==> design/flow/design.v <==
module control_unit (op, regdst, regwrite, branch, jump, memread, memtoreg, memwrite, aluop, aluscr);
	input[5:0] 	op;
  	output reg [1:0] regdst;
  	output reg regwrite;
	output reg branch;
	output reg jump;
	output reg memread;
  	output reg [1:0]memtoreg;
  	output reg memwrite;
	output reg [1:0] aluop;
	output reg aluscr;
	always @(*) begin
		branch 		<= 1'b0;
		jump 		<= 1'b0;
		memread 	<= 1'b0;
		memtoreg[1:0]	<= 2'b00;
		memwrite	<= 1'b0;
		aluop[1:0]	<= 2'b10;
		aluscr		<= 1'b0;
		regdst[1:0] <= 2'b01;
		regwrite	<= 1'b1;
		case(op)
			6'b10_0011: 
			begin  
				regdst[1:0]		<= 2'b00;
				memread     	<= 1'b1;
            aluop[1:0]		<= 2'b00;
				aluscr			<= 1'b1;
            memtoreg[1:0]	<= 2'b01;
			end
			6'b10_1011: 
			begin  
            aluop[1]	<= 1'b0;
				aluscr	<= 1'b1;
				memwrite <= 1'b1;
				regwrite	<= 1'b0;
			end
			6'b00_0100: 
			begin  
				branch		<= 1'b1;
				aluop[1:0]	<= 2'b01;
				regwrite		<= 1'b0;
			end
			6'b00_1000: 
			begin  
            regdst[1:0] <= 2'b00;
				aluop[1] 	<= 1'b0;
				aluscr   	<= 1'b1;
			end
			6'b00_0010: 
			begin  
			  jump		<= 1'b1;
			  regwrite	<= 1'b0;
			end
			6'b00_0011: 
			begin
			  jump 				<= 1'b1;
			  regdst[1:0]		<= 2'b10;
			  memtoreg[1:0]	<= 2'b10;
			end
			6'b00_0000: 
			begin  
			end
		endcase
	end
endmodule 
module aludec(func, aluop, alucontrol);
input   [5:0] func;
input   [1:0] aluop;
output reg [2:0] alucontrol;
always @(*)
begin
    case(aluop)
      2'b00: alucontrol <= 3'b010;   
      2'b01: alucontrol <= 3'b110;   
      default: case(func)           
          6'b100000: alucontrol <= 3'b010;  
          6'b100010: alucontrol <= 3'b110;  
          6'b100100: alucontrol <= 3'b000;  
          6'b100101: alucontrol <= 3'b001;  
          6'b101011: alucontrol <= 3'b111;  
          default:   alucontrol <= 3'b011;  
        endcase
    endcase
end
endmodule
module alu_mips(a, b, control, outalu, zero);
input [31:0] a, b;
input [2:0] control;
output reg [31:0] outalu;
output zero;
always@(*)
begin
	case(control)
		0 : outalu=a&b;
		1 : outalu= a|b;
		2 : outalu=a+b;
		6 : outalu=a-b;
		7 : outalu=a<b?1:0;
		12 : outalu=~(a|b);
		default : outalu=0;
	endcase
end
assign zero=outalu==0?1:0;
endmodule
module regmem(
	 clk,
    rst,
    rgr1,
    rgr2,
    write,
    rgw1,
    rgw1data,
    rg1data,
    rg2data
);
    input [4:0] rgr1;
    input [4:0] rgr2;
    input [4:0]     rgw1;
    input [31:0]  rgw1data;
    input clk;
    input rst;
    input write;
    output reg [31:0] rg1data;
    output reg [31:0] rg2data;
    reg [31:0] regMem [31:0];  
  always @(*)
  begin
    rg1data = regMem[rgr1];
    rg2data = regMem[rgr2];
  end
    integer i;
  always @(posedge clk)
    begin
        if(rst == 1'b1)
        begin 
            for( i = 0; i < 32; i = i + 1 )
                regMem[i] <= i;
        end
        else if(write == 1'b1 && rgw1 != 5'd0)  
            regMem[rgw1] <= rgw1data;
    end
endmodule
module sign_ex(in, out);
input [15:0] in;
output [31:0] out;
assign out = {{16{in[15]}}, in};
endmodule
module mux32_2to1 (out, in0, in1, sel);
	output reg  [31:0] out;
	input [31:0] in0;
	input [31:0] in1;
	input sel;
  	always @(*)
    begin
      if (sel == 0)
			out = in0;
      else
			out = in1;
    end
endmodule 
module mux32_3to1 (out, in0, in1, in2, sel);
  	output reg  [31:0] out;
	input [31:0] in0;
	input [31:0] in1;
	input [31:0] in2;
  	input [1:0] sel;
  	always @(*)
		 begin
			case (sel)
				2'b00: out = in0;
				2'b01: out = in1;
				2'b10: out = in2;
				default: out = in0;
			endcase
		 end
endmodule 
module mux5_3to1 (out, in0, in1, in2, sel);
	output reg  [4:0] out;
	input [4:0] in0;
	input [4:0] in1;
	input [4:0] in2;
  	input [1:0] sel;
  	always @(*)
	begin
		case (sel)
			2'b00: out = in0;
			2'b01: out = in1;
			2'b10: out = in2;
			default: out = in0;
		endcase
	end
endmodule 
module cpu (rst, clk, addr, instruction,
            dmem_addr, dmem_wdata, dmem_write, dmem_read, dmem_readdata);
  	  input rst,clk;
  	  output reg [31:0] addr;
	  input  [31:0] instruction;
	  output [31:0] dmem_addr;
	  output [31:0] dmem_wdata;
	  output dmem_write, dmem_read;
	  input  [31:0] dmem_readdata;
	  wire [1:0] cu_regdst;
	  wire cu_jump, cu_branch, cu_memread;
	  wire [1:0] cu_memtoreg;
	  wire [1:0] cu_aluop;
	  wire cu_memwrite, cu_aluscr, cu_regwrite;
	  wire [4:0] mux1_regwrite;
	  wire [31:0] memdata;
	  wire [31:0] reg_readdata1, reg_readdata2;
	  wire [31:0] signext_out;
	  wire [31:0] mux2_out;
	  wire [31:0] alu_out;
	  wire alu_zero;
	  wire [2:0] aluctrl_out;
	  wire [31:0] dmem_readdata;
	  wire bBranch;
     wire [31:0] j_addr;
     wire [31:0] next_pc;
    wire [31:0] pc;
	 always @(posedge clk)
		if (rst)
			addr <= 32'h00000000;
		else
			addr <= next_pc;
    parameter ra_addr = 5'b11111;
    assign pc = addr + 4;
    control_unit contrlu (instruction[31:26], cu_regdst, cu_regwrite, cu_branch, cu_jump, cu_memread, cu_memtoreg, cu_memwrite, cu_aluop, cu_aluscr);
    mux5_3to1 mux01 (mux1_regwrite, instruction[20:16], instruction[15:11], ra_addr, cu_regdst[1:0]);
    regmem rmem (.clk(clk), .rst(rst), .rgr1(instruction[25:21]), .rgr2(instruction[20:16]), .write(cu_regwrite),
                 .rgw1(mux1_regwrite), .rgw1data(memdata), .rg1data(reg_readdata1), .rg2data(reg_readdata2));
    aludec aluctrl (instruction[5:0], cu_aluop, aluctrl_out);
    sign_ex signext (instruction[15:0], signext_out[31:0]);
    mux32_2to1 mux02 (mux2_out, reg_readdata2, signext_out, cu_aluscr);
    alu_mips ALU (reg_readdata1, mux2_out, aluctrl_out, alu_out, alu_zero);
    assign dmem_addr  = alu_out;
    assign dmem_wdata = reg_readdata2;
    assign dmem_write = cu_memwrite;
    assign dmem_read  = cu_memread;
    mux32_3to1 memmux(memdata, alu_out, dmem_readdata, pc, cu_memtoreg);
    and AND1(bBranch, cu_branch, alu_zero );
    wire [31:0] branch_shiftl2_result;
    wire [31:0] b_addr;
    wire [31:0] mux04_result;
    assign branch_shiftl2_result = signext_out << 2;
    assign b_addr = pc + branch_shiftl2_result;
    assign j_addr = {pc[31:28], instruction[25:0], 2'b00};
    mux32_2to1 mux04 (mux04_result, pc, b_addr, bBranch);
    mux32_2to1 mux05 (next_pc, mux04_result, j_addr, cu_jump);
endmodule
==> design/flow/run.sh <==
#!/bin/bash
# the make line also repeats each setting of config.mk as NAME=value (left out here)
make -C /OpenROAD-flow-scripts/flow DESIGN_CONFIG=/design/flow/config.mk WORK_HOME=/design/flow/orfs CLKGATE_MAP_FILE= finish
==> design/flow/config.mk <==
export PLATFORM = sky130hd
export DESIGN_NAME = cpu
export DESIGN_NICKNAME = cpu
export VERILOG_FILES = /design/flow/design.v
export SDC_FILE = /design/flow/constraint.sdc
export NUM_CORES = 4
export LEC_CHECK = 0
export ABC_AREA = 1
export CAP_MARGIN = 20
export CELL_PAD_IN_SITES_DETAIL_PLACEMENT = 2
export CELL_PAD_IN_SITES_GLOBAL_PLACEMENT = 0
export CORE_MARGIN = 6
export CORE_UTILIZATION = 49
export CTS_CLUSTER_DIAMETER = 294
export GPL_TIMING_DRIVEN = 1
export PLACE_DENSITY_LB_ADDON = 0.03
export SETUP_SLACK_MARGIN = 2.59
export SLEW_MARGIN = 20
==> design/flow/constraint.sdc <==
create_clock -name core_clock -period 15.1 [get_ports {clk}]
set_input_delay 3.0200 -clock core_clock [delete_from_list [all_inputs] [get_ports {clk}]]
set_output_delay 3.0200 -clock core_clock [all_outputs]
set_load 0.01 [all_outputs]
==> results.py, run 1 <==
# Auto-generated metrics
metrics = {
    "outcome": {
        "status": "aborted with a tool error",
        "failing_step": "clock tree synthesis (4_1_cts)",
        "first-error": "[ERROR DPL-0033] detailed placement checks failed during check placement.",
    },
    "synthesis": {
        "ys_warn_count": 8,
        "simple_gate_share": 0.208,
        "flop_cell": "edfxtp_1",
        "topCombFamilyByArea": "simple AND/OR/NAND/NOR gates",
        "synth-seq-area-share": 0.495,
        "adder_share": 0.0268,
        "syn_area_sq_um": 63400,
        "synth_cell_types": 56,
        "synth_dominant_cell_count": "nor2_1",
        "yosysTopAreaCell": "edfxtp_1",
        "topCellsByArea": "edfxtp_1, nor2_1, o21ai_0",
        "ys.flops": 1054,
        "common_cells": "nor2_1, edfxtp_1, o21ai_0, nand2_1, clkbuf_1",
        "synth-edff-count": 1024,
        "yosys_cells": 7787,
        "yosys-mux-area-fraction": 0,
        "ys_sh_xor": 0.00691,
        "synthArstFlopShare": 0,
        "synthCells": 7787,
        "top_area_frac": 0.485,
        "aoi_share": 0.197,
        "ys_area_sq_um": 63400,
        "avgSynthCellArea_sq_um": 8.14,
    },
    "floorplanning": {
        "io_pins": 164,
        "fp.dieArea_sq_um": 138000,
        "die.size.y_um": 372,
        "rows": 131,
        "core-area_sq_um": 128000,
        "fp_util": 0.496,
        "die_w_um": 372,
    },
    "placed_design": {
        "gp_congestion": 0.954,
        "dp_hpwl_um": 228000,
        "numPortBuffers": 161,
    },
}
per-stage QoR:
step / power (mW) / setup slack (ps) / area, sq um / util / std cells
after floorplan: 4.38 / 4810 / 63500 / - / 7820
after global placement: 5.06 / 2550 / 66200 / 0.517 / 9106
after detailed placement: 5.19 / 2180 / 66200 / 0.518 / 9107
==> inputs of run 2 (changes only) <==
ABC_AREA = unset   (was 1)
CAP_MARGIN = 10   (was 20)
CELL_PAD_IN_SITES_DETAIL_PLACEMENT = 0   (was 2)
CELL_PAD_IN_SITES_GLOBAL_PLACEMENT = 3   (was 0)
CORE_MARGIN = 2   (was 6)
CORE_UTILIZATION = 46   (was 49)
CTS_CLUSTER_DIAMETER = unset   (was 294)
CTS_CLUSTER_SIZE = 32   (was unset)
GPL_ROUTABILITY_DRIVEN = 0   (was unset)
GPL_TIMING_DRIVEN = unset   (was 1)
MIN_ROUTING_LAYER = met1   (was unset)
PLACE_DENSITY_LB_ADDON = unset   (was 0.03)
SETUP_SLACK_MARGIN = 0.66   (was 2.59)
TNS_END_PERCENT = 10   (was unset)
clock period = 5.71 ns   (was 15.1 ns; I/O delays follow)
==> results.py, run 2 <==
# Synthesis and PnR figures
metrics = {
    "outcome": {
        "status": "complete, but fails checks",
        "violations": "negative setup slack",
    },
    "final_layout": {
        "flop_area_sq_um": 31400,
        "comb_area_sq_um": 30200,
        "area_growth_pct": 31.1,
        "nFillCells": 10300,
        "fin_cells": 7438,
        "nets": 5785,
        "fin_util": 0.609,
    },
    "worst_hold_path": {
        "hp-start": "addr[31]$_SDFF_PP0_",
        "min_path_cells": 3,
        "hp-class": "reg2reg",
        "min_to": "addr[31]$_SDFF_PP0_",
    },
    "clocking": {
        "cts_tree": "yes",
        "cts.sinks": 1054,
        "htreeDepth": 3,
        "numCtsBuffers": 114,
        "worstSkewPairLatency_ps": 780,
        "ctsLongestPathBuffers": 3,
        "clockRootBuffer": "clkbuf_16",
        "clkSlewWorstSetupHoldPaths_ps": 70,
        "cts_hold_buf": 0,
    },
    "synthesis": {
        "synthCells": 4660,
        "simple_gate_share": 0.111,
        "topCellsByArea": "edfxtp_1, mux4_2, nor2_1",
        "ys.flops": 1054,
        "yosysTopAreaCell": "edfxtp_1",
        "adder_share": 0.0278,
        "synth-edff-count": 1024,
        "synth_dominant_cell_count": "nor2_1",
        "top_area_frac": 0.503,
        "ys_area_sq_um": 61100,
        "yosys_cells": 4660,
        "syn_area_sq_um": 61100,
        "flop_cell": "edfxtp_1",
        "common_cells": "nor2_1, edfxtp_1, mux4_2, clkbuf_1, nand2_1",
        "ys_warn_count": 8,
        "topCombFamilyByArea": "multiplexers",
        "synth_cell_types": 86,
        "synth-seq-area-share": 0.513,
        "ys_sh_xor": 0.00975,
        "aoi_share": 0.0574,
        "yosys-mux-area-fraction": 0.247,
        "avgSynthCellArea_sq_um": 13.1,
        "synthArstFlopShare": 0,
    },
    "drt": {
        "via_per_inst": 6.36,
        "first_iter_violations": 5946,
        "antenna_cells": 0,
        "ant_nets": 0,
        "drc_errors": 0,
        "dr_total_vias": 47300,
        "dr.pass1.iters": 6,
        "wl_per_cell_um": 33.2,
        "finalWirelength_um": 247000,
    },
    "sta": {
        "worst_slew_pin_slew_ps": 986,
        "layout_min_cycle_time_ps": 7270,
        "fin_setup_tns_ps": -315570,
        "finalMaxSlewViolations": 0,
        "fmax_mhz": 138,
        "setup_viol_count_final": 807,
        "finalWorstSetupSlack_ps": -1560,
        "rsz0062_at_grt": "true",
        "fin_skew_ps": 71.6,
        "hold_viol": 0,
        "final.period_utilization": 1.27,
        "maxSlewHeadroom": 0.342,
    },
    "floorplanning": {
        "core-area_sq_um": 132000,
        "rows": 133,
        "fp.dieArea_sq_um": 136000,
        "die.size.y_um": 368,
        "fp_util": 0.464,
        "die_w_um": 368,
        "io_pins": 164,
    },
    "power": {
        "seq_power_share": 0.377,
        "p_sw_mw": 7.37,
        "power_leader": "registers",
        "p_seq_mw": 8.96,
        "p_comb_frac": 0.309,
        "power_frac_clock": 0.314,
        "p_int_mw": 16.4,
        "p_comb_mw": 7.35,
        "clk-power_mw": 7.46,
        "ir_drop_v": 0.000235,
        "netSwitchingFraction": 0.310,
        "cellPowerDensity_nw_per_um2": 297,
        "cellLeakagePower_nw": 29.6,
    },
    "setup_path": {
        "worstSetupEndpoint": "dmem_addr[24]",
        "critical-path-slowest-cell": "mux4_2",
        "worstPathCellList": "buf_16, mux4_2, mux4_2, mux2_4, nand2b_4, o21ai_4, inv_2, ha_4, fa_2, a211o_1, a311oi_2, o31a_1, o32a_1, buf_4, buf_6, nand4_1, a311oi_2, a21oi_1, o31ai_2, xnor2_1, o221ai_2, buf_2",
        "startpoint_type": "input pin",
        "crit_required_ps": 4570,
        "worst_path_largest_cell_delay_ps": 580,
        "critPathKind": "in2out",
        "cp_num_buf_inv": 5,
        "worst-path-stages": 22,
        "crit_fanout": 7,
        "rr_worst_depth": 36,
        "r2r-start": "rmem.regMem[30][0]$_SDFFCE_PN0P_",
        "regToRegSetupSlack_ps": -1280,
        "cp.arrival_ps": 6130,
        "end_kind": "output port",
        "worstReg2RegEnd": "addr[18]$_SDFF_PP0_",
        "crit_start": "instruction[16]",
        "critPathTopFamily": "AND-OR/OR-AND gates",
    },
    "global_routing": {
        "use_met3": 0.0628,
        "grt_busiest_layer": "met2",
        "grt_pass1_vias": 46500,
        "grt_max_degree": 34,
        "grt_use_met2": 0.578,
        "grt_pass1_wl_um": 343000,
        "grt_usage": 0.358,
        "antenna_found_initial": 8,
        "grtUsageMet1": 0.479,
        "grt_overflow_total": 0,
    },
    "run": {
        "warning_count": 99,
        "drv_cap": 0,
    },
    "placed_design": {
        "placed_cells": 7009,
        "numPortBuffers": 161,
        "dp_hpwl_um": 168000,
    },
}
## run 2: routing by layer
layer / wire length [um] / part of all wire / vias up
met4: 11900 / 0.048 / 2
met3: 23800 / 0.096 / 496
li1: - / - / 19700
met2: 117000 / 0.47 / 2716
met1: 94200 / 0.38 / 24400
met5: 10 / 0.000041 / -
## run 2: repair_timing
action                                 4_1_cts  5_1_grt
buffers inserted                           138       49
setup endpoints to repair                  990     1008
resized                                    515      204
pin swaps                                  114       83
endpoints found under the hold margin        0        0
cloned                                      16       12
## run 2: stage by stage
step	worst slack, ps	cell area, sq um	hold slack, ps	power [mW]
after floorplan	-1410	61700	663	12.0
after detailed placement	-2230	71700	670	15.1
after CTS	-1490	78600	686	23.3
final	-1560	80100	711	23.8
after global routing	-1640	80100	764	24.4
after global placement	-2230	71700	664	15.1
## run 2: cell type report
class / count / share of cell area
multi-input cells: 3090 / 0.378
flip-flops and latches: 1054 / 0.391
clock buffers: 132 / 0.0365
inverters: 116 / 0.00558
repair buffers: 1209 / 0.152
well taps: 1755 / 0.0274
clock inverters: 82 / 0.00995
==> inputs of run 3 (changes only) <==
CAP_MARGIN = 20   (was 10)
CELL_PAD_IN_SITES_DETAIL_PLACEMENT = unset   (was 0)
CELL_PAD_IN_SITES_GLOBAL_PLACEMENT = unset   (was 3)
CORE_UTILIZATION = 66   (was 46)
CTS_CLUSTER_SIZE = 47   (was 32)
GPL_ROUTABILITY_DRIVEN = unset   (was 0)
MIN_ROUTING_LAYER = unset   (was met1)
SETUP_SLACK_MARGIN = -0.57   (was 0.66)
TNS_END_PERCENT = 35   (was 10)
clock period = 5.74 ns   (was 5.71 ns; I/O delays follow)
==> results.py, run 3 <==
# Synthesis and PnR figures
metrics = {
    "sta": {
        "maxSlewHeadroom": 0.155,
        "finalWorstSetupSlack_ps": -1810,
        "finalMaxSlewViolations": 0,
        "hold_ws_ps": 662,
        "rsz0062_at_grt": "true",
        "fmax_mhz": 132,
        "layout_min_cycle_time_ps": 7550,
        "fin_skew_ps": 75.8,
        "hold_viol": 0,
        "setup_viol_count_final": 766,
        "fin_setup_tns_ps": -384840,
        "worst_slew_pin_slew_ps": 1270,
        "final.period_utilization": 1.32,
    },
    "power": {
        "netSwitchingFraction": 0.330,
        "cellPowerDensity_nw_per_um2": 303,
        "clk-power_mw": 7.27,
        "cellLeakagePower_nw": 28.9,
        "p_int_mw": 15.8,
        "power_frac_clock": 0.309,
        "p_total_mw": 23.5,
        "p_comb_frac": 0.307,
        "p_sw_mw": 7.77,
        "p_seq_mw": 9.04,
        "p_comb_mw": 7.23,
        "ir_drop_v": 0.000381,
        "power_leader": "registers",
        "seq_power_share": 0.384,
    },
    "floorplanning": {
        "io_pins": 164,
        "die.size.y_um": 308,
        "fp.dieArea_sq_um": 95000,
        "fp_util": 0.667,
        "die_w_um": 308,
        "core-area_sq_um": 91700,
        "rows": 111,
    },
    "synthesis": {
        "topCombFamilyByArea": "multiplexers",
        "ys_warn_count": 8,
        "synth-edff-count": 1024,
        "flop_cell": "edfxtp_1",
        "top_area_frac": 0.503,
        "synth-seq-area-share": 0.513,
        "avgSynthCellArea_sq_um": 13.1,
        "aoi_share": 0.0574,
        "ys.flops": 1054,
        "ys_area_sq_um": 61100,
        "yosysTopAreaCell": "edfxtp_1",
        "synthArstFlopShare": 0,
        "synth_cell_types": 86,
        "yosys_cells": 4660,
        "simple_gate_share": 0.111,
        "synthCells": 4660,
        "ys_sh_xor": 0.00975,
        "synth_dominant_cell_count": "nor2_1",
        "adder_share": 0.0278,
        "topCellsByArea": "edfxtp_1, mux4_2, nor2_1",
        "yosys-mux-area-fraction": 0.247,
        "common_cells": "nor2_1, edfxtp_1, mux4_2, clkbuf_1, nand2_1",
        "syn_area_sq_um": 61100,
    },
    "final_layout": {
        "fin_cells": 6792,
        "nets": 5702,
        "design_area_sq_um": 77800,
        "area_growth_pct": 27.3,
    },
    "clocking": {
        "ctsLongestPathBuffers": 3,
        "cts_tree": "yes",
        "clockRootBuffer": "clkbuf_16",
        "numCtsBuffers": 105,
        "clkSlewWorstSetupHoldPaths_ps": 60,
        "htreeDepth": 3,
        "cts.sinks": 1054,
        "cts_hold_buf": 0,
        "worstSkewPairLatency_ps": 770,
    },
    "drt": {
        "via_per_inst": 8.36,
        "wl_per_cell_um": 42.8,
        "dr.pass1.iters": 17,
        "dr_total_vias": 56800,
        "first_iter_violations": 13100,
        "ant_nets": 0,
        "drc_errors": 0,
        "finalWirelength_um": 291000,
    },
    "run": {
        "warning_count": 101,
        "drv_cap": 0,
    },
    "setup_path": {
        "worstReg2RegEnd": "addr[18]$_SDFF_PP0_",
        "regToRegSetupSlack_ps": -1080,
        "end_kind": "output port",
        "crit_required_ps": 4590,
        "critPathKind": "in2out",
        "worstPathCellList": "buf_16, buf_16, buf_16, buf_12, buf_12, mux4_2, mux4_2, mux2_2, o21ai_0, buf_4, ha_2, nor3_4, nand2_1, o32a_1, and2_4, and3_4, o41ai_4, xnor2_1, a221oi_2, o31ai_4, buf_2",
        "critical-path-slowest-cell": "mux4_2",
        "startpoint_type": "input pin",
        "critPathTopFamily": "AND-OR/OR-AND gates",
        "path_common_cell": "buf_16",
        "worst_path_largest_cell_delay_ps": 530,
        "worstSetupEndpoint": "dmem_addr[30]",
        "crit_fanout": 8,
        "r2r-start": "rmem.regMem[23][0]$_SDFFCE_PN1P_",
        "cp_num_buf_inv": 7,
        "cp.arrival_ps": 6400,
        "worst-path-stages": 21,
        "crit_start": "instruction[16]",
        "rr_worst_depth": 28,
    },
    "placed_design": {
        "placed_cells": 6422,
        "numPortBuffers": 161,
        "place_area_sq_um": 70700,
        "gp_congestion": 1.01,
        "dp_hpwl_um": 161000,
    },
    "global_routing": {
        "grt_overflow_total": 0,
        "grt_max_degree": 43,
        "grt_pass1_vias": 55000,
        "grt_usage": 0.585,
        "antenna_found_initial": 24,
        "grt_pass1_wl_um": 386000,
    },
    "outcome": {
        "violations": "negative setup slack",
        "status": "complete, but fails checks",
    },
    "worst_hold_path": {
        "hp-start": "addr[31]$_SDFF_PP0_",
        "min_to": "addr[31]$_SDFF_PP0_",
        "min_path_cells": 3,
        "hp-class": "reg2reg",
    },
}
==> run 3: area by class of cell <==
cell class                      count  area (sq um)
Timing Repair Buffer             1133         11000
Antenna cell                       18          45.0
Clock inverter                     71           681
Inverter                          116           449
Clock buffer                      122          2760
Fill cell                        4025         13900
Sequential cell                  1054         31400
Multi-Input combinational cell   3092         30000
Tap cell                         1186          1480
==> run 3: metrics by stage <==
step	setup slack (ps)	util
floorplan	-1390	-
global placement	-2050	0.771
detailed placement	-2170	0.771
CTS	-1540	0.834
global route	-1800	0.848
finish	-1810	0.848
==> run 3: what timing repair did <==
item,CTS,global route
resized,375,186
setup buffers,122,59
cloned,14,6
endpoints found under the setup margin,126,382
pin swaps,101,83
==> run 3: routing by layer <==
metal,up-vias,GRT usage,wire length (um)
li1,19500,-,-
met1,25900,0.646,79200
met2,8216,0.805,115000
met3,3135,0.326,57100
met4,32,0.526,38400
met5,-,0.0160,784
==> inputs of run 4 (changes only) <==
CAP_MARGIN = 10   (was 20)
CELL_PAD_IN_SITES_DETAIL_PLACEMENT = 2   (was unset)
CELL_PAD_IN_SITES_GLOBAL_PLACEMENT = 3   (was unset)
CORE_UTILIZATION = 43   (was 66)
CTS_CLUSTER_SIZE = 32   (was 47)
GPL_ROUTABILITY_DRIVEN = 0   (was unset)
MIN_ROUTING_LAYER = met1   (was unset)
SETUP_SLACK_MARGIN = 1.27   (was -0.57)
TNS_END_PERCENT = 10   (was 35)
clock period = 13.2 ns   (was 5.74 ns; I/O delays follow)
==> results.py, run 4 <==
# Synthesis and PnR figures
metrics = {
    "worst_hold_path": {
        "min_path_cells": 3,
        "hp-class": "reg2reg",
        "min_to": "addr[4]$_SDFF_PP0_",
        "hp-start": "addr[4]$_SDFF_PP0_",
    },
    "final_layout": {
        "area_growth_pct": 13.4,
        "nets": 4927,
        "nFillCells": 13600,
        "fin_util": 0.491,
    },
    "sta": {
        "finalMaxSlewViolations": 0,
        "rsz0062_at_grt": "true",
        "setup_viol_count_final": 0,
        "worst_slew_pin_slew_ps": 1210,
        "fin_skew_ps": 46.9,
        "fmax_mhz": 84.1,
        "hold_viol": 0,
        "maxSlewHeadroom": 0.190,
        "final.period_utilization": 0.901,
        "fin_setup_tns_ps": 0,
        "layout_min_cycle_time_ps": 11890,
    },
    "floorplanning": {
        "io_pins": 164,
        "core-area_sq_um": 141000,
        "rows": 138,
        "fp.dieArea_sq_um": 145000,
        "die_w_um": 381,
        "die.size.y_um": 381,
        "fp_util": 0.433,
    },
    "synthesis": {
        "topCellsByArea": "edfxtp_1, mux4_2, nor2_1",
        "simple_gate_share": 0.111,
        "synth-seq-area-share": 0.513,
        "topCombFamilyByArea": "multiplexers",
        "yosysTopAreaCell": "edfxtp_1",
        "common_cells": "nor2_1, edfxtp_1, mux4_2, clkbuf_1, nand2_1",
        "synth-edff-count": 1024,
        "top_area_frac": 0.503,
        "avgSynthCellArea_sq_um": 13.1,
        "ys.flops": 1054,
        "synthArstFlopShare": 0,
        "syn_area_sq_um": 61100,
        "ys_area_sq_um": 61100,
        "adder_share": 0.0278,
        "synth_cell_types": 86,
        "synthCells": 4660,
        "yosys-mux-area-fraction": 0.247,
        "ys_warn_count": 8,
        "flop_cell": "edfxtp_1",
        "synth_dominant_cell_count": "nor2_1",
        "yosys_cells": 4660,
        "ys_sh_xor": 0.00975,
        "aoi_share": 0.0574,
    },
    "setup_path": {
        "worst-path-stages": 20,
        "crit_required_ps": 10560,
        "crit_fanout": 46,
        "path_common_cell": "buf_4",
        "worst_path_largest_cell_delay_ps": 810,
        "critPathTopFamily": "AND-OR/OR-AND gates",
        "crit_start": "instruction[18]",
        "worstReg2RegEnd": "addr[2]$_SDFF_PP0_",
        "critical-path-slowest-cell": "buf_4",
        "worstPathCellList": "buf_4, buf_4, mux4_2, mux2_2, nand2b_1, o21ai_0, inv_1, ha_1, fa_1, a211o_1, a311oi_2, o31a_1, o32a_1, and2_1, and3_1, nor2_1, a211oi_1, o22ai_1, a211o_2, clkdlybuf4s50_1",
        "end_kind": "output port",
        "regToRegSetupSlack_ps": 5510,
        "rr_worst_depth": 23,
        "cp.arrival_ps": 9250,
        "startpoint_type": "input pin",
        "worstSetupEndpoint": "dmem_addr[28]",
        "cp_num_buf_inv": 4,
        "r2r-start": "rmem.regMem[21][9]$_SDFFCE_PN0P_",
        "critPathKind": "in2out",
    },
    "placed_design": {
        "numPortBuffers": 161,
        "dp_hpwl_um": 170000,
    },
    "clocking": {
        "clkSlewWorstSetupHoldPaths_ps": 60,
        "clockRootBuffer": "clkbuf_16",
        "cts.sinks": 1054,
        "ctsLongestPathBuffers": 3,
        "cts_tree": "yes",
        "worstSkewPairLatency_ps": 750,
        "cts_hold_buf": 0,
        "htreeDepth": 3,
        "post_cts_buffers": 0,
        "numCtsBuffers": 117,
    },
    "power": {
        "netSwitchingFraction": 0.316,
        "p_int_mw": 6.39,
        "power_frac_clock": 0.352,
        "p_comb_mw": 2.16,
        "p_seq_mw": 3.89,
        "ir_drop_v": 0.000106,
        "power_leader": "registers",
        "cellLeakagePower_nw": 23.9,
        "p_sw_mw": 2.95,
        "cellPowerDensity_nw_per_um2": 135,
        "seq_power_share": 0.417,
        "clk-power_mw": 3.29,
        "p_comb_frac": 0.231,
    },
    "global_routing": {
        "grt_max_degree": 96,
        "grt_pass1_vias": 47600,
        "grt_pass1_wl_um": 377000,
        "grt_usage": 0.367,
        "grt_overflow_total": 0,
        "antenna_found_initial": 12,
    },
    "drt": {
        "dr_total_vias": 45500,
        "via_per_inst": 6.78,
        "dr.pass1.iters": 6,
        "ant_nets": 0,
        "drc_errors": 0,
        "finalWirelength_um": 268000,
        "wl_per_cell_um": 39.8,
        "first_iter_violations": 5295,
    },
    "run": {
        "drv_cap": 0,
        "warning_count": 98,
    },
    "outcome": {
        "status": "finished clean",
    },
}
## run 4: what timing repair did
item,CTS,global route
gates resized,15,13
gates cloned,0,1
setup endpoints to repair,8,13
pin swaps,0,0
## run 4: metrics by stage
| step | power [mW] | cells | hold slack [ps] | setup WS [ps] | area, sq um |
|---|---|---|---|---|---|
| 2_1_floorplan | 5.14 | 4693 | 658 | 1920 | 61200 |
| 3_5_place_dp | 6.05 | 6496 | 761 | 718 | 65400 |
| 6_report | 9.34 | 6718 | 781 | 1310 | 69300 |
| 5_1_grt | 9.60 | 6716 | 839 | 1100 | 69300 |
| 3_3_place_gp | 6.01 | 6496 | 755 | 467 | 65400 |
| 4_1_cts | 9.33 | 6714 | 773 | 1170 | 69200 |
## run 4: per-layer routing
layer | share of wire | GRT usage | vias to the layer above
li1 | - | - | 17900
met1 | 0.38 | 0.478 | 24700
met2 | 0.50 | 0.620 | 2343
met3 | 0.075 | 0.0530 | 572
met4 | 0.044 | 0.149 | 6
met5 | 0.00015 | 0 | -
## run 4: final cells by class
cell class | instances | area (sq um) | area share
clock inverter | 73 | 629 | 0.00908
timing repair buffer | 348 | 3190 | 0.0461
tap | 1890 | 2360 | 0.0341
clock buffer | 145 | 3080 | 0.0444
sequential | 1054 | 31400 | 0.452
multi-input combinational | 3090 | 28200 | 0.407
inverter | 116 | 462 | 0.00666
antenna | 2 | 5.00 | 0.0000722
==> inputs of run 5 (changes only) <==
CELL_PAD_IN_SITES_DETAIL_PLACEMENT = 0   (was 2)
CELL_PAD_IN_SITES_GLOBAL_PLACEMENT = 1   (was 3)
CORE_UTILIZATION = 61   (was 43)
GPL_ROUTABILITY_DRIVEN = 1   (was 0)
PLACE_DENSITY = 0.65   (was unset)
SETUP_SLACK_MARGIN = 1.37   (was 1.27)
clock period = 5.71 ns   (was 13.2 ns; I/O delays follow)
==> results.py, run 5 <==
# Synthesis and PnR figures
metrics = {
    "outcome": {
        "status": "complete, but fails checks",
        "violations": "negative setup slack",
    },
    "global_routing": {
        "grt_use_met2": 0.711,
        "grt_max_degree": 59,
        "grt_pass1_vias": 50100,
        "antenna_found_initial": 12,
        "grtUsageMet1": 0.611,
        "grt_pass1_wl_um": 350000,
        "grt_overflow_total": 0,
        "use_met3": 0.184,
        "grt_usage": 0.487,
        "grt_busiest_layer": "met2",
    },
    "floorplanning": {
        "die_w_um": 320,
        "rows": 116,
        "io_pins": 164,
        "die.size.y_um": 320,
        "fp_util": 0.613,
        "fp.dieArea_sq_um": 103000,
        "core-area_sq_um": 99700,
    },
    "worst_hold_path": {
        "hp-class": "reg2reg",
        "hp-start": "addr[31]$_SDFF_PP0_",
        "min_to": "addr[31]$_SDFF_PP0_",
        "min_path_cells": 3,
    },
    "setup_path": {
        "regToRegSetupSlack_ps": -1320,
        "end_kind": "output port",
        "startpoint_type": "input pin",
        "cp_num_buf_inv": 5,
        "critPathTopFamily": "multiplexers",
        "critPathKind": "in2out",
        "cp.arrival_ps": 6180,
        "r2r-start": "rmem.regMem[30][0]$_SDFFCE_PN0P_",
        "worst_path_largest_cell_delay_ps": 530,
        "worstSetupEndpoint": "dmem_addr[30]",
        "worstPathCellList": "buf_16, buf_12, buf_16, buf_12, mux4_2, mux4_2, mux2_4, nand2b_4, o21ai_4, ha_4, or3_4, or3_4, o32a_1, and2_4, and3_4, o41ai_4, xnor2_1, a221oi_2, o31ai_4, buf_2",
        "crit_required_ps": 4570,
        "worstReg2RegEnd": "addr[3]$_SDFF_PP0_",
        "worst-path-stages": 20,
        "crit_fanout": 8,
        "rr_worst_depth": 29,
        "critical-path-slowest-cell": "mux4_2",
        "crit_start": "instruction[16]",
    },
    "synthesis": {
        "adder_share": 0.0278,
        "common_cells": "nor2_1, edfxtp_1, mux4_2, clkbuf_1, nand2_1",
        "top_area_frac": 0.503,
        "yosys_cells": 4660,
        "avgSynthCellArea_sq_um": 13.1,
        "ys_warn_count": 8,
        "topCellsByArea": "edfxtp_1, mux4_2, nor2_1",
        "synthArstFlopShare": 0,
        "synth_dominant_cell_count": "nor2_1",
        "simple_gate_share": 0.111,
        "synth_cell_types": 86,
        "yosysTopAreaCell": "edfxtp_1",
        "syn_area_sq_um": 61100,
        "aoi_share": 0.0574,
        "synth-edff-count": 1024,
        "ys_sh_xor": 0.00975,
        "topCombFamilyByArea": "multiplexers",
        "synthCells": 4660,
        "yosys-mux-area-fraction": 0.247,
        "synth-seq-area-share": 0.513,
        "flop_cell": "edfxtp_1",
        "ys.flops": 1054,
        "ys_area_sq_um": 61100,
    },
    "sta": {
        "hold_viol": 0,
        "fin_skew_ps": 65.2,
        "layout_min_cycle_time_ps": 7320,
        "fmax_mhz": 137,
        "finalMaxSlewViolations": 0,
        "worst_slew_pin_slew_ps": 1100,
        "maxSlewHeadroom": 0.263,
        "final.period_utilization": 1.28,
        "rsz0062_at_grt": "true",
        "setup_viol_count_final": 619,
        "finalWorstSetupSlack_ps": -1610,
    },
    "clocking": {
        "cts_tree": "yes",
        "cts.sinks": 1054,
        "clockRootBuffer": "clkbuf_16",
        "worstSkewPairLatency_ps": 750,
        "clkSlewWorstSetupHoldPaths_ps": 60,
        "htreeDepth": 3,
        "numCtsBuffers": 105,
        "ctsLongestPathBuffers": 3,
    },
    "power": {
        "p_int_mw": 16.2,
        "power_frac_clock": 0.311,
        "cellLeakagePower_nw": 29.3,
        "p_comb_frac": 0.307,
        "ir_drop_v": 0.000322,
        "clk-power_mw": 7.32,
        "cellPowerDensity_nw_per_um2": 298,
        "p_sw_mw": 7.32,
        "p_comb_mw": 7.23,
        "p_seq_mw": 9.01,
        "seq_power_share": 0.382,
        "power_leader": "registers",
        "netSwitchingFraction": 0.311,
    },
    "drt": {
        "dr_total_vias": 51600,
        "wl_per_cell_um": 37.2,
        "ant_nets": 0,
        "first_iter_violations": 9148,
        "via_per_inst": 7.45,
        "dr.pass1.iters": 8,
        "finalWirelength_um": 257000,
        "drc_errors": 0,
    },
    "final_layout": {
        "fin_cells": 6919,
        "nets": 5727,
        "fin_util": 0.792,
        "area_growth_pct": 29.2,
        "nFillCells": 5551,
    },
    "placed_design": {
        "numPortBuffers": 161,
        "gp_congestion": 1.03,
        "placed_cells": 6531,
        "dp_hpwl_um": 159000,
    },
    "run": {
        "drv_cap": 0,
        "warning_count": 100,
    },
}
[run 5: area by class of cell]
type                            count  area [sq um]  share of cell area
Sequential cell                  1054         31400               0.397
Inverter                          116           450             0.00570
Clock inverter                     72           886              0.0112
Antenna cell                        5          12.5            0.000158
Multi-Input combinational cell   3090         30100               0.381
Timing Repair Buffer             1160         11900               0.150
Tap cell                         1298          1620              0.0206
Clock buffer                      124          2700              0.0342
[run 5: stage by stage]
stage	TNS (ps)	setup slack (ps)	power, mW	hold slack (ps)	instance area [sq um]
floorplan	-544210	-1410	12.0	663	61700
global placement	-848790	-2020	14.9	638	70900
detailed placement	-896210	-2070	14.9	658	70900
CTS	-139670	-1380	22.7	669	77000
global route	-313000	-1630	24.0	766	78900
finish	-250540	-1610	23.6	720	79000
[run 5: per-layer routing]
| metal | vias up | part of all wire |
|---|---|---|
| met4 | 14 | 0.088 |
| met1 | 24900 | 0.31 |
| met5 | - | 0.00084 |
| met2 | 5537 | 0.43 |
| li1 | 19600 | - |
| met3 | 1503 | 0.17 |
[run 5: what timing repair did]
item | CTS | global route
pin swaps | 102 | 113
gates cloned | 13 | 12
setup buffers | 97 | 65
setup endpoints to repair | 1063 | 1154
gates resized | 421 | 256
hold buffers | 0 | 0
==> inputs of run 6 (changes only) <==
CAP_MARGIN = 20   (was 10)
CELL_PAD_IN_SITES_DETAIL_PLACEMENT = unset   (was 0)
CELL_PAD_IN_SITES_GLOBAL_PLACEMENT = unset   (was 1)
CORE_UTILIZATION = 69   (was 61)
CTS_CLUSTER_DIAMETER = 104   (was unset)
CTS_CLUSTER_SIZE = 52   (was 32)
GPL_ROUTABILITY_DRIVEN = unset   (was 1)
MIN_ROUTING_LAYER = unset   (was met1)
PLACE_DENSITY = unset   (was 0.65)
PLACE_DENSITY_LB_ADDON = 0.27   (was unset)
SETUP_SLACK_MARGIN = unset   (was 1.37)
TNS_END_PERCENT = unset   (was 10)
clock period = 6.07 ns   (was 5.71 ns; I/O delays follow)
==> results.py, run 6 <==
# Auto-generated metrics
metrics = {
    "clocking": {
        "cts.sinks": 1054,
        "numCtsBuffers": 29,
        "ctsLongestPathBuffers": 3,
        "htreeDepth": 1,
        "cts_hold_buf": 0,
        "clockRootBuffer": "clkbuf_16",
    },
    "placed_design": {
        "placed_cells": 6400,
        "gp_congestion": 1.01,
        "numPortBuffers": 161,
        "dp_hpwl_um": 174000,
    },
    "outcome": {
        "failing_step": "global routing (5_1_grt)",
        "status": "aborted with a tool error",
        "first-error": "[ERROR GRT-0232] Routing congestion too high. Check the congestion heatmap in the GUI.",
    },
    "synthesis": {
        "topCellsByArea": "edfxtp_1, mux4_2, nor2_1",
        "adder_share": 0.0278,
        "synthCells": 4660,
        "synthArstFlopShare": 0,
        "top_area_frac": 0.503,
        "yosys_cells": 4660,
        "ys_warn_count": 8,
        "ys.flops": 1054,
        "yosysTopAreaCell": "edfxtp_1",
        "aoi_share": 0.0574,
        "simple_gate_share": 0.111,
        "topCombFamilyByArea": "multiplexers",
        "flop_cell": "edfxtp_1",
        "ys_sh_xor": 0.00975,
        "synth-edff-count": 1024,
        "syn_area_sq_um": 61100,
        "common_cells": "nor2_1, edfxtp_1, mux4_2, clkbuf_1, nand2_1",
        "synth-seq-area-share": 0.513,
        "synth_cell_types": 86,
        "avgSynthCellArea_sq_um": 13.1,
        "yosys-mux-area-fraction": 0.247,
        "ys_area_sq_um": 61100,
        "synth_dominant_cell_count": "nor2_1",
    },
    "floorplanning": {
        "die_w_um": 302,
        "fp_util": 0.693,
        "die.size.y_um": 302,
        "io_pins": 164,
        "fp.dieArea_sq_um": 90900,
        "core-area_sq_um": 88100,
        "rows": 109,
    },
    "global_routing": {
        "grt_overflow_total": 251,
        "grt_usage": 0.801,
    },
}
-- run 6: repair_timing --
item / 4_1_cts
endpoints found under the setup margin: 623
gates resized: 506
gates cloned: 26
buffers inserted: 103
pin swaps: 113
-- run 6: routing by layer --
| metal | global-route usage | GRT overflow |
|---|---|---|
| met3 | 0.680 | 15 |
| met1 | 0.786 | 15 |
| met2 | 0.944 | 117 |
| met4 | 0.796 | 103 |
| met5 | 0.482 | 1 |
-- run 6: stage by stage --
stage / setup slack [ps] / utilization / cell area [sq um] / TNS, ps
4_1_cts: -1310 / 0.848 / 74700 / -85640
2_1_floorplan: -1140 / - / 61600 / -358590
3_3_place_gp: -2100 / 0.799 / 70400 / -739750
3_5_place_dp: -2290 / 0.799 / 70400 / -857550
==> inputs of run 7 (changes only) <==
ABC_AREA = 1   (was unset)
CAP_MARGIN = 40   (was 20)
CELL_PAD_IN_SITES_DETAIL_PLACEMENT = 1   (was unset)
CELL_PAD_IN_SITES_GLOBAL_PLACEMENT = 2   (was unset)
CORE_ASPECT_RATIO = 0.71   (was unset)
CORE_MARGIN = 7   (was 2)
CORE_UTILIZATION = 70   (was 69)
CTS_CLUSTER_DIAMETER = unset   (was 104)
CTS_CLUSTER_SIZE = unset   (was 52)
GPL_ROUTABILITY_DRIVEN = 0   (was unset)
GPL_TIMING_DRIVEN = 1   (was unset)
MAX_ROUTING_LAYER = met4   (was unset)
PLACE_DENSITY_LB_ADDON = 0.14   (was 0.27)
SETUP_SLACK_MARGIN = -0.5   (was unset)
SLEW_MARGIN = 30   (was 20)
clock period = 10.0 ns   (was 6.07 ns; I/O delays follow)
==> results.py, run 7 <==
# Auto-generated metrics
metrics = {
    "synthesis": {
        "ys.flops": 1054,
        "yosysTopAreaCell": "edfxtp_1",
        "yosys_cells": 7787,
        "synth-edff-count": 1024,
        "yosys-mux-area-fraction": 0,
        "synth-seq-area-share": 0.495,
        "syn_area_sq_um": 63400,
        "ys_warn_count": 8,
        "synth_dominant_cell_count": "nor2_1",
        "top_area_frac": 0.485,
        "ys_sh_xor": 0.00691,
        "flop_cell": "edfxtp_1",
        "avgSynthCellArea_sq_um": 8.14,
        "synthCells": 7787,
        "ys_area_sq_um": 63400,
        "synthArstFlopShare": 0,
        "synth_cell_types": 56,
        "common_cells": "nor2_1, edfxtp_1, o21ai_0, nand2_1, clkbuf_1",
        "topCombFamilyByArea": "simple AND/OR/NAND/NOR gates",
        "aoi_share": 0.197,
        "simple_gate_share": 0.208,
        "adder_share": 0.0268,
        "topCellsByArea": "edfxtp_1, nor2_1, o21ai_0",
    },
    "floorplanning": {
        "die_w_um": 371,
        "core-area_sq_um": 89200,
        "die.size.y_um": 268,
        "rows": 92,
        "fp_util": 0.711,
        "fp.dieArea_sq_um": 99300,
    },
    "outcome": {
        "first-error": "[ERROR FLW-0024] Place density exceeds 1.0 (current PLACE_DENSITY_LB_ADDON =  0.14). Please check if the value of  PLACE_DENSITY_LB_ADDON is between 0 and 0.99.",
        "status": "aborted with a tool error",
        "failing_step": "global placement without I/O (3_1_place_gp_skip_io)",
    },
}
==> inputs of run 8 (changes only) <==
CAP_MARGIN = 20   (was 40)
CELL_PAD_IN_SITES_DETAIL_PLACEMENT = unset   (was 1)
CELL_PAD_IN_SITES_GLOBAL_PLACEMENT = 1   (was 2)
CORE_ASPECT_RATIO = 1.22   (was 0.71)
CORE_MARGIN = 2   (was 7)
CORE_UTILIZATION = 62   (was 70)
GPL_ROUTABILITY_DRIVEN = 1   (was 0)
GPL_TIMING_DRIVEN = 0   (was 1)
PLACE_DENSITY = 0.68   (was unset)
PLACE_DENSITY_LB_ADDON = unset   (was 0.14)
SETUP_SLACK_MARGIN = 1.2   (was -0.5)
SLEW_MARGIN = 35   (was 30)
clock period = 5.95 ns   (was 10.0 ns; I/O delays follow)
==> results.py, run 8 <==
# Auto-generated metrics
metrics = {
    "synthesis": {
        "topCellsByArea": "edfxtp_1, nor2_1, o21ai_0",
        "common_cells": "nor2_1, edfxtp_1, o21ai_0, nand2_1, clkbuf_1",
        "yosysTopAreaCell": "edfxtp_1",
        "ys_sh_xor": 0.00691,
        "top_area_frac": 0.485,
        "yosys_cells": 7787,
        "aoi_share": 0.197,
        "synth_dominant_cell_count": "nor2_1",
        "ys.flops": 1054,
        "simple_gate_share": 0.208,
        "avgSynthCellArea_sq_um": 8.14,
        "ys_area_sq_um": 63400,
        "synth_cell_types": 56,
        "yosys-mux-area-fraction": 0,
        "ys_warn_count": 8,
        "flop_cell": "edfxtp_1",
        "synthArstFlopShare": 0,
        "synthCells": 7787,
        "syn_area_sq_um": 63400,
        "synth-edff-count": 1024,
        "synth-seq-area-share": 0.495,
        "topCombFamilyByArea": "simple AND/OR/NAND/NOR gates",
        "adder_share": 0.0268,
    },
    "floorplanning": {
        "core-area_sq_um": 101000,
        "fp.dieArea_sq_um": 105000,
        "fp_util": 0.625,
        "io_pins": 164,
        "rows": 129,
        "die_w_um": 294,
        "die.size.y_um": 357,
    },
    "outcome": {
        "failing_step": "global routing (5_1_grt)",
        "first-error": "[ERROR GRT-0116] Global routing finished with congestion. Check the congestion regions in the DRC Viewer.",
        "status": "aborted with a tool error",
    },
    "placed_design": {
        "dp_hpwl_um": 315000,
        "gp_congestion": 1.45,
        "dpl_worst_slack_ps": -3640,
        "numPortBuffers": 156,
        "place_area_sq_um": 69700,
    },
    "clocking": {
        "htreeDepth": 3,
        "numCtsBuffers": 107,
        "clockRootBuffer": "clkbuf_16",
        "cts_hold_buf": 0,
        "cts.sinks": 1054,
        "ctsLongestPathBuffers": 3,
    },
    "global_routing": {
        "grt_overflow_total": 7402,
        "grt_usage": 1.00,
    },
}
-- run 8: what timing repair did --
| item | 4_1_cts |
|---|---|
| cloned | 8 |
| pin swaps | 159 |
| buffers inserted | 166 |
| endpoints found under the setup margin | 1882 |
| gates resized | 1273 |
-- run 8: stage by stage --
stage	util	total power [mW]	instances	setup TNS, ps	hold WS [ps]
3_3_place_gp	0.668	13.6	9286	-5631760	678
3_5_place_dp	0.688	13.8	9353	-2946900	685
2_1_floorplan	-	11.2	7820	0	642
4_1_cts	0.789	21.4	9723	-41040	695
-- run 8: per-layer routing --
metal / track usage / GRT overflow
met1: 0.926 / 902
met5: - / -
met4: 1.01 / 1230
met3: 0.874 / 746
met2: 1.18 / 4524
==> inputs of run 9 (changes only) <==
ABC_AREA = unset   (was 1)
CELL_PAD_IN_SITES_GLOBAL_PLACEMENT = unset   (was 1)
CORE_ASPECT_RATIO = unset   (was 1.22)
CORE_UTILIZATION = 15   (was 62)
GPL_ROUTABILITY_DRIVEN = unset   (was 1)
GPL_TIMING_DRIVEN = unset   (was 0)
MAX_ROUTING_LAYER = unset   (was met4)
PLACE_DENSITY = unset   (was 0.68)
SETUP_SLACK_MARGIN = unset   (was 1.2)
SLEW_MARGIN = 20   (was 35)
clock period = 15.9 ns   (was 5.95 ns; I/O delays follow)
==> results.py, run 9 <==
# Synthesis and PnR figures
metrics = {
    "setup_path": {
        "end_kind": "output port",
        "worstSetupEndpoint": "dmem_addr[31]",
        "worst-path-stages": 18,
        "startpoint_type": "input pin",
        "rr_worst_depth": 23,
        "regToRegSetupSlack_ps": 7860,
        "cp.arrival_ps": 10450,
        "worst_path_largest_cell_delay_ps": 680,
        "critPathKind": "in2out",
        "crit_fanout": 66,
        "r2r-start": "rmem.regMem[23][0]$_SDFFCE_PN1P_",
        "critical-path-slowest-cell": "o41ai_1",
        "cp_num_buf_inv": 3,
        "crit_start": "instruction[16]",
        "worstReg2RegEnd": "addr[18]$_SDFF_PP0_",
        "critPathTopFamily": "AND-OR/OR-AND gates",
        "crit_required_ps": 12720,
        "worstPathCellList": "buf_8, buf_4, mux4_2, mux4_2, mux2_2, nand2b_1, o21ai_0, ha_1, a2111o_1, nand3_1, nand3_1, a21oi_1, o41ai_1, o41ai_1, a221oi_1, o221a_1, o221ai_1, clkdlybuf4s50_1",
    },
    "final_layout": {
        "nFillCells": 44000,
        "fin_util": 0.181,
        "fin_cells": 10200,
        "area_growth_pct": 20.1,
        "nets": 4885,
        "design_area_sq_um": 73300,
    },
    "clocking": {
        "ctsLongestPathBuffers": 3,
        "post_cts_buffers": 0,
        "cts_hold_buf": 0,
        "cts_tree": "yes",
        "htreeDepth": 3,
        "clockRootBuffer": "clkbuf_16",
        "worstSkewPairLatency_ps": 770,
        "numCtsBuffers": 112,
        "cts_resized": 0,
        "clkSlewWorstSetupHoldPaths_ps": 60,
        "cts.sinks": 1054,
    },
    "synthesis": {
        "yosys-mux-area-fraction": 0.247,
        "simple_gate_share": 0.111,
        "synth_dominant_cell_count": "nor2_1",
        "topCombFamilyByArea": "multiplexers",
        "avgSynthCellArea_sq_um": 13.1,
        "synth-edff-count": 1024,
        "adder_share": 0.0278,
        "synthArstFlopShare": 0,
        "top_area_frac": 0.503,
        "yosys_cells": 4660,
        "flop_cell": "edfxtp_1",
        "syn_area_sq_um": 61100,
        "topCellsByArea": "edfxtp_1, mux4_2, nor2_1",
        "ys_area_sq_um": 61100,
        "synthCells": 4660,
        "yosysTopAreaCell": "edfxtp_1",
        "common_cells": "nor2_1, edfxtp_1, mux4_2, clkbuf_1, nand2_1",
        "synth_cell_types": 86,
        "aoi_share": 0.0574,
        "ys_sh_xor": 0.00975,
        "ys.flops": 1054,
        "synth-seq-area-share": 0.513,
        "ys_warn_count": 8,
    },
    "drt": {
        "dr.pass1.iters": 6,
        "finalWirelength_um": 238000,
        "wl_per_cell_um": 23.3,
        "drc_errors": 0,
        "ant_nets": 0,
        "dr_total_vias": 44300,
        "via_per_inst": 4.33,
        "first_iter_violations": 6206,
    },
    "worst_hold_path": {
        "min_path_cells": 3,
        "min_to": "addr[31]$_SDFF_PP0_",
        "hp-class": "reg2reg",
        "hp-start": "addr[31]$_SDFF_PP0_",
    },
    "sta": {
        "maxSlewHeadroom": 0.178,
        "hold_ws_ps": 673,
        "fmax_mhz": 73.4,
        "finalMaxSlewViolations": 0,
        "fin_setup_tns_ps": 0,
        "final.period_utilization": 0.857,
        "hold_viol": 0,
        "worst_slew_pin_slew_ps": 1220,
        "layout_min_cycle_time_ps": 13630,
        "finalWorstSetupSlack_ps": 2270,
        "rsz0062_at_grt": "false",
        "setup_viol_count_final": 0,
        "fin_skew_ps": 45.5,
    },
    "placed_design": {
        "dpl_worst_slack_ps": 2270,
        "place_area_sq_um": 69500,
        "placed_cells": 9998,
        "dp_hpwl_um": 153000,
        "numPortBuffers": 161,
        "gp_congestion": 0.900,
    },
    "power": {
        "p_comb_frac": 0.223,
        "power_frac_clock": 0.360,
        "cellPowerDensity_nw_per_um2": 105,
        "clk-power_mw": 2.78,
        "p_sw_mw": 2.35,
        "seq_power_share": 0.417,
        "p_seq_mw": 3.22,
        "power_leader": "registers",
        "p_int_mw": 5.37,
        "p_comb_mw": 1.72,
        "netSwitchingFraction": 0.305,
        "cellLeakagePower_nw": 23.7,
        "ir_drop_v": 0.0000889,
        "p_total_mw": 7.72,
    },
    "floorplanning": {
        "rows": 234,
        "core-area_sq_um": 406000,
        "fp.dieArea_sq_um": 412000,
        "die.size.y_um": 642,
        "io_pins": 164,
        "fp_util": 0.151,
        "die_w_um": 642,
    },
    "global_routing": {
        "antenna_found_initial": 23,
        "grt_max_degree": 99,
        "grt_overflow_total": 0,
        "grt_pass1_wl_um": 331000,
        "grt_pass1_vias": 43100,
        "grt_usage": 0.110,
    },
    "run": {
        "drv_cap": 0,
        "warning_count": 95,
    },
    "outcome": {
        "status": "finished clean",
    },
}
run 9: cell type report:
type | count | area, sq um | share of cell area
diodes | 8 | 20.0 | 0.000273
clock buffers | 126 | 2900 | 0.0395
clock inverters | 83 | 933 | 0.0127
inverters | 116 | 440 | 0.00600
multi-input cells | 3090 | 28100 | 0.383
flip-flops and latches | 1054 | 31400 | 0.427
well taps | 5428 | 6790 | 0.0926
repair buffers | 311 | 2820 | 0.0385
run 9: layer usage:
layer,up-vias,GRT usage,wire length (um)
met2,3058,0.177,110000
met1,22700,0.135,85100
met5,-,0,63
li1,17900,-,-
met3,603,0.0310,29500
met4,10,0.0566,13600
==> inputs of run 10 (changes only) <==
ABC_AREA = 1   (was unset)
CORE_UTILIZATION = 72   (was 15)
CTS_CLUSTER_DIAMETER = 389   (was unset)
CTS_CLUSTER_SIZE = 99   (was unset)
SETUP_SLACK_MARGIN = 1.41   (was unset)
TNS_END_PERCENT = 5   (was unset)
clock period = 5.94 ns   (was 15.9 ns; I/O delays follow)
==> results.py, run 10 <==
# Auto-generated metrics
metrics = {
    "floorplanning": {
        "io_pins": 164,
        "rows": 108,
        "core-area_sq_um": 87000,
        "die_w_um": 301,
        "fp_util": 0.728,
        "die.size.y_um": 301,
        "fp.dieArea_sq_um": 90400,
    },
    "placed_design": {
        "gp_congestion": 1.08,
        "dp_hpwl_um": 182000,
        "placed_cells": 9433,
        "dpl_worst_slack_ps": -1210,
        "numPortBuffers": 161,
    },
    "synthesis": {
        "common_cells": "nor2_1, edfxtp_1, o21ai_0, nand2_1, clkbuf_1",
        "adder_share": 0.0268,
        "synth_cell_types": 56,
        "topCombFamilyByArea": "simple AND/OR/NAND/NOR gates",
        "top_area_frac": 0.485,
        "aoi_share": 0.197,
        "synth_dominant_cell_count": "nor2_1",
        "synthCells": 7787,
        "yosys-mux-area-fraction": 0,
        "yosysTopAreaCell": "edfxtp_1",
        "ys.flops": 1054,
        "ys_area_sq_um": 63400,
        "flop_cell": "edfxtp_1",
        "simple_gate_share": 0.208,
        "avgSynthCellArea_sq_um": 8.14,
        "ys_warn_count": 8,
        "syn_area_sq_um": 63400,
        "synthArstFlopShare": 0,
        "yosys_cells": 7787,
        "synth-seq-area-share": 0.495,
        "synth-edff-count": 1024,
        "topCellsByArea": "edfxtp_1, nor2_1, o21ai_0",
        "ys_sh_xor": 0.00691,
    },
    "clocking": {
        "htreeDepth": 1,
        "cts.sinks": 1054,
        "numCtsBuffers": 14,
        "clockRootBuffer": "clkbuf_16",
        "cts_hold_buf": 0,
        "ctsLongestPathBuffers": 3,
    },
    "outcome": {
        "first-error": "[ERROR GRT-0232] Routing congestion too high. Check the congestion heatmap in the GUI.",
        "failing_step": "global routing (5_1_grt)",
        "status": "aborted with a tool error",
    },
    "global_routing": {
        "grt_overflow_total": 168,
        "grt_usage": 0.815,
    },
}
## run 10: per-layer routing
metal / GRT overflow / GRT usage
met1: 6 / 0.832
met2: 64 / 0.937
met3: 4 / 0.712
met4: 91 / 0.772
met5: 3 / 0.419
## run 10: stage by stage
| step | util | instance area (sq um) | TNS, ps | hold WS, ps | total power, mW |
|---|---|---|---|---|---|
| CTS | 0.913 | 79400 | -5450 | 717 | 17.0 |
| detailed placement | 0.845 | 73500 | -150440 | 686 | 13.9 |
| global placement | 0.845 | 73500 | -82360 | 666 | 13.8 |
| floorplan | - | 64400 | 0 | 642 | 11.2 |
## run 10: repair_timing
item / in CTS
gates cloned: 57
resized: 911
endpoints found under the setup margin: 1023
pin swaps: 226
setup buffers: 147
==> inputs of run 11 (changes only) <==
ABC_AREA = unset   (was 1)
CORE_UTILIZATION = 61   (was 72)
CTS_CLUSTER_DIAMETER = unset   (was 389)
CTS_CLUSTER_SIZE = 47   (was 99)
SETUP_SLACK_MARGIN = 1.53   (was 1.41)
TNS_END_PERCENT = unset   (was 5)
clock period = 5.74 ns   (was 5.94 ns; I/O delays follow)
==> results.py, run 11 <==
# Synthesis and PnR figures
metrics = {
    "sta": {
        "maxSlewHeadroom": 0.338,
        "setup_viol_count_final": 660,
        "rsz0062_at_grt": "true",
        "finalMaxSlewViolations": 0,
        "hold_viol": 0,
        "layout_min_cycle_time_ps": 7210,
        "final.period_utilization": 1.26,
        "worst_slew_pin_slew_ps": 986,
        "fmax_mhz": 139,
        "finalWorstSetupSlack_ps": -1470,
        "fin_skew_ps": 38.5,
    },
    "setup_path": {
        "crit_start": "instruction[16]",
        "worstReg2RegEnd": "addr[3]$_SDFF_PP0_",
        "rr_worst_depth": 28,
        "startpoint_type": "input pin",
        "regToRegSetupSlack_ps": -970,
        "worstSetupEndpoint": "dmem_addr[24]",
        "worst-path-stages": 22,
        "worst_path_largest_cell_delay_ps": 500,
        "r2r-start": "rmem.regMem[26][0]$_SDFFCE_PN0P_",
        "worstPathCellList": "buf_16, buf_12, mux4_2, mux4_2, mux2_4, nand2b_4, o21ai_4, inv_2, ha_4, fa_2, a211o_1, a311oi_2, buf_4, o31a_1, o32a_1, nand4_1, a311oi_2, a21oi_1, o31ai_1, xnor2_1, o221ai_2, buf_2",
        "end_kind": "output port",
        "crit_required_ps": 4590,
        "critPathTopFamily": "AND-OR/OR-AND gates",
        "critical-path-slowest-cell": "mux4_2",
        "crit_fanout": 7,
        "cp.arrival_ps": 6060,
        "cp_num_buf_inv": 5,
        "critPathKind": "in2out",
    },
    "global_routing": {
        "grt_pass1_wl_um": 348000,
        "grt_usage": 0.482,
        "grt_pass1_vias": 49900,
        "grt_overflow_total": 0,
        "antenna_found_initial": 6,
        "grt_max_degree": 73,
    },
    "worst_hold_path": {
        "min_to": "addr[31]$_SDFF_PP0_",
        "hp-class": "reg2reg",
        "hp-start": "addr[31]$_SDFF_PP0_",
        "min_path_cells": 3,
    },
    "clocking": {
        "cts.sinks": 1054,
        "ctsLongestPathBuffers": 3,
        "htreeDepth": 3,
        "clkSlewWorstSetupHoldPaths_ps": 60,
        "cts_tree": "yes",
        "worstSkewPairLatency_ps": 730,
        "cts_hold_buf": 0,
        "numCtsBuffers": 107,
        "clockRootBuffer": "clkbuf_16",
    },
    "synthesis": {
        "common_cells": "nor2_1, edfxtp_1, mux4_2, clkbuf_1, nand2_1",
        "syn_area_sq_um": 61100,
        "avgSynthCellArea_sq_um": 13.1,
        "aoi_share": 0.0574,
        "ys_warn_count": 8,
        "ys.flops": 1054,
        "synth_cell_types": 86,
        "synth-seq-area-share": 0.513,
        "synthArstFlopShare": 0,
        "synth-edff-count": 1024,
        "adder_share": 0.0278,
        "yosys-mux-area-fraction": 0.247,
        "simple_gate_share": 0.111,
        "flop_cell": "edfxtp_1",
        "topCombFamilyByArea": "multiplexers",
        "yosys_cells": 4660,
        "ys_sh_xor": 0.00975,
        "synthCells": 4660,
        "yosysTopAreaCell": "edfxtp_1",
        "topCellsByArea": "edfxtp_1, mux4_2, nor2_1",
        "top_area_frac": 0.503,
        "synth_dominant_cell_count": "nor2_1",
        "ys_area_sq_um": 61100,
    },
    "final_layout": {
        "nets": 5736,
        "fin_cells": 6928,
        "nFillCells": 5798,
        "fin_util": 0.787,
        "flop_area_sq_um": 31400,
        "comb_area_sq_um": 29800,
        "area_growth_pct": 28.4,
    },
    "power": {
        "netSwitchingFraction": 0.312,
        "ir_drop_v": 0.000293,
        "seq_power_share": 0.393,
        "p_int_mw": 15.7,
        "power_frac_clock": 0.298,
        "clk-power_mw": 6.79,
        "p_comb_mw": 7.06,
        "p_seq_mw": 8.95,
        "p_comb_frac": 0.309,
        "cellPowerDensity_nw_per_um2": 291,
        "p_sw_mw": 7.10,
        "cellLeakagePower_nw": 29.2,
        "power_leader": "registers",
    },
    "placed_design": {
        "placed_cells": 6538,
        "dp_hpwl_um": 159000,
        "gp_congestion": 0.988,
        "dpl_worst_slack_ps": -2340,
        "numPortBuffers": 161,
    },
    "floorplanning": {
        "die.size.y_um": 320,
        "io_pins": 164,
        "rows": 116,
        "core-area_sq_um": 99700,
        "fp_util": 0.613,
        "die_w_um": 320,
        "fp.dieArea_sq_um": 103000,
    },
    "drt": {
        "via_per_inst": 7.31,
        "ant_nets": 0,
        "finalWirelength_um": 251000,
        "wl_per_cell_um": 36.2,
        "drc_errors": 0,
        "first_iter_violations": 8701,
        "dr_total_vias": 50700,
        "dr.pass1.iters": 8,
    },
    "run": {
        "drv_cap": 0,
        "warning_count": 100,
    },
    "outcome": {
        "violations": "negative setup slack",
        "status": "complete, but fails checks",
    },
}
-- run 11: repair_timing --
item | CTS | global route
cloned | 18 | 13
endpoints found under the setup margin | 1087 | 1253
setup buffers | 104 | 52
resized | 420 | 185
pin swaps | 93 | 99
-- run 11: area by class of cell --
type / instances / area share
clock inverter: 61 / 0.00571
sequential: 1054 / 0.400
inverter: 116 / 0.00571
tap: 1298 / 0.0207
clock buffer: 138 / 0.0364
antenna: 4 / 0.000128
multi-input combinational: 3090 / 0.380
timing repair buffer: 1167 / 0.152
-- run 11: per-layer routing --
metal,part of all wire,global-route usage,up-vias
met1,0.31,0.609,24700
met2,0.44,0.711,5134
li1,-,-,19600
met3,0.16,0.162,1243
met4,0.085,0.329,6
met5,0.00054,0,-
-- run 11: through the flow --
| stage | hold WS [ps] | setup TNS [ps] | power, mW | instance area, sq um |
|---|---|---|---|---|
| after detailed placement | 687 | -828570 | 14.8 | 70900 |
| final | 702 | -201410 | 22.8 | 78400 |
| after floorplan | 663 | -522930 | 11.9 | 61700 |
| after global placement | 664 | -768910 | 14.8 | 70900 |
| after global routing | 764 | -270570 | 23.3 | 78400 |
| after CTS | 709 | -106920 | 22.0 | 76900 |
Power figures rest on the tool's default switching activity, not on a simulated workload.
